==> flow/design.v (excerpt) <==
module cnn_layer1 (
    input         clk,
    input         rst,
    input  [7:0]  pix_in,
    input         pix_valid,
    output [15:0] mp_out0,
    output        mp_valid0,
    output [15:0] mp_out1,
    output        mp_valid1,
    output [15:0] mp_out2,
    output        mp_valid2
);
    wire [71:0] win_data;
    wire        win_valid;
    imageBuffer #(.dataWidth(8),.kernelWidth(3),.kernelHeight(3),.imageWidth(28)) IB (
        .i_clk(clk),
        .i_rst(rst),
        .i_pixel_data(pix_in),
        .i_pixel_data_valid(pix_valid),
        .o_data(win_data),
        .o_data_valid(win_valid)
    );
    Conv_ReLu_MaxPool #(.ConvKernel(1)) CRM1 (
        .inputData(win_data), .inputValid(win_valid), .clk(clk), .rst(rst),
        .MP_Out(mp_out0), .MPOut_valid(mp_valid0));
    Conv_ReLu_MaxPool #(.ConvKernel(2)) CRM2 (
        .inputData(win_data), .inputValid(win_valid), .clk(clk), .rst(rst),
        .MP_Out(mp_out1), .MPOut_valid(mp_valid1));
    Conv_ReLu_MaxPool #(.ConvKernel(3)) CRM3 (
        .inputData(win_data), .inputValid(win_valid), .clk(clk), .rst(rst),
        .MP_Out(mp_out2), .MPOut_valid(mp_valid2));
endmodule
For scale: roughly 13000 cells after synthesis, roughly 62 I/O pins.
clock: 14.0 ns
lec_check: 0
abc_area: 1
cap_margin: 20
cell_pad_in_sites_detail_placement: 1
cell_pad_in_sites_global_placement: 2
core_margin: 4
core_utilization: 26
cts_cluster_size: 31
gpl_routability_driven: 0
gpl_timing_driven: 0
hold_slack_margin: -0.09
max_routing_layer: met4
min_routing_layer: met2
place_density_lb_addon: 0.21
setup_slack_margin: 1.8
slew_margin: 20
tns_end_percent: 65
run.sh (not shown) runs the stock make flow with config.mk's settings and CLKGATE_MAP_FILE=.
The starting point finished but failed the layout checks on max-capacitance violations, max-slew violations.
Change:
==> flow/config.mk (replaced) <==
export PLATFORM = sky130hd
export DESIGN_NAME = cnn_layer1
export DESIGN_NICKNAME = cnn_layer1
export VERILOG_FILES = /design/flow/design.v
export SDC_FILE = /design/flow/constraint.sdc
export NUM_CORES = 4
export LEC_CHECK = 0
export CAP_MARGIN = 20
export CORE_ASPECT_RATIO = 1.3
export CORE_MARGIN = 2
export CORE_UTILIZATION = 72
export CTS_CLUSTER_DIAMETER = 32
export GPL_TIMING_DRIVEN = 1
export MAX_ROUTING_LAYER = met4
export MIN_ROUTING_LAYER = met1
export PLACE_DENSITY_LB_ADDON = 0.01
export SETUP_SLACK_MARGIN = 2.61
export SLEW_MARGIN = 35
==> flow/constraint.sdc (replaced) <==
create_clock -name core_clock -period 11.7 [get_ports {clk}]
set_input_delay 2.3400 -clock core_clock [delete_from_list [all_inputs] [get_ports {clk}]]
set_output_delay 2.3400 -clock core_clock [all_outputs]
set_load 0.01 [all_outputs]
Effect: With this change the flow did not get past global routing (5_1_grt) with GRT-0116. Synthesized area went down by a few percent. Synthesized cell count fell by about a fifth. Die size goes down by well over a third.
Change:
--- a/flow/config.mk
+++ b/flow/config.mk
@@ -7,0 +8 @@
+export ABC_AREA = 1
@@ -9,3 +10,4 @@
-export CORE_ASPECT_RATIO = 1.3
-export CORE_MARGIN = 2
-export CORE_UTILIZATION = 72
+export CELL_PAD_IN_SITES_GLOBAL_PLACEMENT = 3
+export CORE_ASPECT_RATIO = 0.83
+export CORE_MARGIN = 7
+export CORE_UTILIZATION = 20
@@ -15 +17 @@
-export MIN_ROUTING_LAYER = met1
+export MIN_ROUTING_LAYER = met2
@@ -17 +18,0 @@
-export SETUP_SLACK_MARGIN = 2.61
==> flow/constraint.sdc (replaced) <==
create_clock -name core_clock -period 19.1 [get_ports {clk}]
set_input_delay 3.8200 -clock core_clock [delete_from_list [all_inputs] [get_ports {clk}]]
set_output_delay 3.8200 -clock core_clock [all_outputs]
set_load 0.01 [all_outputs]
What happened:
- With this change the flow ran to the end with no violations
- synthesized cell count came out higher by about a fifth
- die size came out higher to 3.8 times its value
- synthesized area increases by a few percent
Change:
--- a/flow/config.mk
+++ b/flow/config.mk
@@ -8 +7,0 @@
-export ABC_AREA = 1
@@ -10,4 +9,3 @@
-export CELL_PAD_IN_SITES_GLOBAL_PLACEMENT = 3
-export CORE_ASPECT_RATIO = 0.83
-export CORE_MARGIN = 7
-export CORE_UTILIZATION = 20
+export CORE_ASPECT_RATIO = 1.3
+export CORE_MARGIN = 2
+export CORE_UTILIZATION = 70
@@ -15,0 +14 @@
+export HOLD_SLACK_MARGIN = -0.07
@@ -17 +16 @@
-export MIN_ROUTING_LAYER = met2
+export MIN_ROUTING_LAYER = met1
@@ -18,0 +18 @@
+export SETUP_SLACK_MARGIN = 4.44
==> flow/constraint.sdc (replaced) <==
create_clock -name core_clock -period 13.0 [get_ports {clk}]
set_input_delay 2.6000 -clock core_clock [delete_from_list [all_inputs] [get_ports {clk}]]
set_output_delay 2.6000 -clock core_clock [all_outputs]
set_load 0.01 [all_outputs]
Outcome:
- worst setup slack degrades by 5000 ps
- area after synthesis decreases by about 4%
- global-route usage increases by 20 points
- first-iteration DRC count decreases by 3.9%
- count of clock-buffer cells in the layout decreases by 320
- non-clock buffer count increases by 322
